Design ConvEngine, start of the top module:
module ConvEngine (
    input         clk,
    input         rst,
    input  [31:0] DMAport,        
    input         acc_enable,     
    input         acc_clear,      
    output [31:0] result          
);
Settings: LEC_CHECK=0, ABC_AREA=0, CAP_MARGIN=20, CELL_PAD_IN_SITES_DETAIL_PLACEMENT=0, CORE_MARGIN=5, CORE_UTILIZATION=72, CTS_CLUSTER_DIAMETER=259, CTS_CLUSTER_SIZE=100, GPL_ROUTABILITY_DRIVEN=0, GPL_TIMING_DRIVEN=1, MAX_ROUTING_LAYER=met4, PLACE_DENSITY=0.78, SLEW_MARGIN=20, TNS_END_PERCENT=100; clock period 9.4 ns.
run.sh (not shown) runs the stock make flow with config.mk's settings and CLKGATE_MAP_FILE=.
The starting point finished with timing, DRC and antenna clean.
Change:
- ABC_AREA: 0 -> default
- CELL_PAD_IN_SITES_DETAIL_PLACEMENT: 0 -> default
- CORE_MARGIN: 5 -> 2
- CORE_UTILIZATION: 72 -> 60
- CTS_CLUSTER_DIAMETER: 259 -> default
- GPL_ROUTABILITY_DRIVEN: 0 -> default
- GPL_TIMING_DRIVEN: 1 -> default
- MAX_ROUTING_LAYER: met4 -> default
- PLACE_DENSITY: 0.78 -> default
- TNS_END_PERCENT: 100 -> default
- clock period: 9.4 -> 5.15 ns (I/O delays scaled with it)
Outcome:
- The new run finished but fails on negative setup slack
- count of clock-buffer cells in the layout decreases by 2
- setup slack gets worse by 3600 ps
- die size increases by 14%
- utilization decreases by 5.4 points
- final area increases by 12%
- clock skew increases by 5.2 ps
- non-clock buffer count increases by 384
Change:
- CORE_UTILIZATION: 60 -> 44
- CTS_CLUSTER_SIZE: 100 -> default
What happened:
- The new run produced a layout that fails on negative setup slack
- routed wire length is lower by 3.9%
- area after synthesis does not change
- die size is higher by 36%
- final cell count is higher by 6.3%
- final area is higher by 0.48%
- clock skew barely changes
- maximum frequency is higher by 1.1%
- clock-buffer cell count is higher by 2
Change:
- ABC_AREA: default -> 1
- CORE_UTILIZATION: 44 -> 72
- CTS_CLUSTER_DIAMETER: default -> 233
- CTS_CLUSTER_SIZE: default -> 100
- clock period: 5.15 -> 10.9 ns (I/O delays scaled with it)
What happened: The changed run finished with timing, DRC and antenna clean; cell area came out lower by roughly a tenth; wire length fell by a few percent; clock skew decreases by 11 ps; setup slack is better by 5300 ps; first-iteration DRC count increases by well over a third; synthesized cell count climbs by a quarter to a third; utilization climbs by 23 points; via count goes up by a little under a tenth.


Setup of job 9907:
ConvEngine again, from the RTL that the note above started with.
// ConvEngine
module ConvEngine (
    input         clk,
    input         rst,
    input  [31:0] DMAport,        
    input         acc_enable,     
    input         acc_clear,      
    output [31:0] result          
);
clock: 8.44 ns
lec_check: 0
cap_margin: 20
cell_pad_in_sites_detail_placement: 0
core_aspect_ratio: 0.71
core_margin: 2
core_utilization: 72
cts_cluster_size: 56
gpl_routability_driven: 1
gpl_timing_driven: 1
max_routing_layer: met4
place_density_lb_addon: 0.08
setup_slack_margin: 0.67
slew_margin: 40
Every stage of job 9907 finished as expected; the final checks, on the other hand, flagged setup timing, which means the layout fails.
diff inputs: job 9907 => job 3062
- CTS_CLUSTER_DIAMETER: unset -> 27
- GPL_ROUTABILITY_DRIVEN: 1 -> 0
- PLACE_DENSITY_LB_ADDON: 0.08 -> 0.0
- CORE_ASPECT_RATIO: 0.71 -> unset
- SETUP_SLACK_MARGIN: 0.67 -> 1.73
- the clock period (ns, I/O delays scaled along): 8.44 -> 9.29
### Flow results
The final layout from job 3062, which completed every stage, passed the timing, design-rule and antenna checks at the end of the flow.
Job 3062 vs. job 9907: post-layout worst setup margin grew by 0.74 ns; clock period minus final worst setup slack grew by 0.11 ns; core region area held steady.
The cell area after layout in job 3062 was lower than what job 9907 gave.
| hold slack | job 3062 vs job 9907 | better |
Post-CTS setup repair buffer count: job 3062 vs job 9907 up 120%
diff inputs: job 3062 => job 5224
- CORE_ASPECT_RATIO newly set to 0.71
- SETUP_SLACK_MARGIN changed from 1.73 to 2.02
- PLACE_DENSITY_LB_ADDON changed from 0.0 to 0.12
- CTS_CLUSTER_DIAMETER changed from 27 to 231
- ABC_AREA newly set to 1
- the clock period (ns, I/O delays scaled along) changed from 9.29 to 7.05
### Flow results
STATUS run=job 5224 STAGES=ALL_DONE FINAL_CHECKS=FAILED CAUSE=setup timing
Taking job 3062 as the reference point, the final period demand of the worst path of job 5224 falls by 0.68 ns.
Taking job 3062 as the reference, in job 5224 total non-filler cell area in the finished layout went up by 9.4%; buffer count excluding the clock tree in the final layout went up by 314; detailed-routed wire length on met3 went up by 9.9 mm.
Modified inputs, job 810 compared to job 5224
- SLEW_MARGIN: 40 -> 20
- CTS_CLUSTER_DIAMETER: 231 -> 259
- CORE_MARGIN: 2 -> 5
- SETUP_SLACK_MARGIN: 2.02 -> unset
- TNS_END_PERCENT: unset -> 100
- CORE_ASPECT_RATIO: 0.71 -> unset
- PLACE_DENSITY: unset -> 0.78
- CORE_UTILIZATION: 72 -> 22
- PLACE_DENSITY_LB_ADDON: 0.12 -> unset
- the clock period (ns, I/O delays scaled along): 7.05 -> 9.4
Notes after the runs:
Although job 5224 finished all stages, its layout failed final checks on setup timing. Job 810 | status: complete | timing, DRC, antenna: pass. Job 810 against job 5224: first-iteration DRC count lower, transition time at the pin with the least slew margin rose by 0.32 ns, die span in x went up. Job 810 vs job 5224 on post-detailed-route wirelength per cell: job 810 is the lower one. In the metrics for job 810 and job 5224, the one carrying the higher hold slack is job 810. Diff job 5224 -> job 810: share of final layout cell area taken by clock buffers and inverters comparable; least setup slack across all paths after layout grew by 1.65 ns; final cell count went up by 21%.
Relative to job 810, the following input files were edited for job 8812:
- CORE_MARGIN: 5 -> 2
- CORE_UTILIZATION: 22 -> 70
- TNS_END_PERCENT: 100 -> unset
- SETUP_SLACK_MARGIN: unset -> 1.81
- ABC_AREA: 1 -> unset
- CTS_CLUSTER_DIAMETER: 259 -> unset
- SLEW_MARGIN: 20 -> 40
Results
Compared with job 810, job 8812 shows a lower area after synthesis.
Compared with job 810, job 8812 shows a higher number of setup buffers added after CTS.
Compared with job 810, job 8812 shows post-synth net total lower by about 15%.
Route | job 8812 vs job 810 | wire shorter in job 8812
Re register fraction of the total cell area: job 810 was lower than job 8812.
Setup WNS job 810 -> job 8812: worse
Edits applied to the flow inputs when going from job 8812 to job 2664:
- CORE_MARGIN changed from 2 to 5
- CTS_CLUSTER_DIAMETER newly set to 259
- SLEW_MARGIN changed from 40 to 20
- CORE_UTILIZATION changed from 70 to 22
- TNS_END_PERCENT newly set to 100
- CTS_CLUSTER_SIZE changed from 56 to 100
- SETUP_SLACK_MARGIN changed from 1.81 to -0.91
- ABC_AREA newly set to 1
--- outcome ---
- Measured against each other, job 8812 and job 2664 differ in layout filler cell count, the higher figure coming from job 2664.
- Measured against each other, job 8812 and job 2664 differ in area reported by Yosys stat, the lower figure coming from job 8812.
- Fmax (higher): job 2664
- Die area (higher): job 2664
- Summary — stage delay of the slowest cell on the critical path, job 2664 relative to job 8812: higher, by 0.13 ns.
- Against job 8812 as the reference, job 2664 delivers a higher well-tap cell count.
- Compared to job 8812, job 2664 has sequential share of layout area 0.34 points lower.
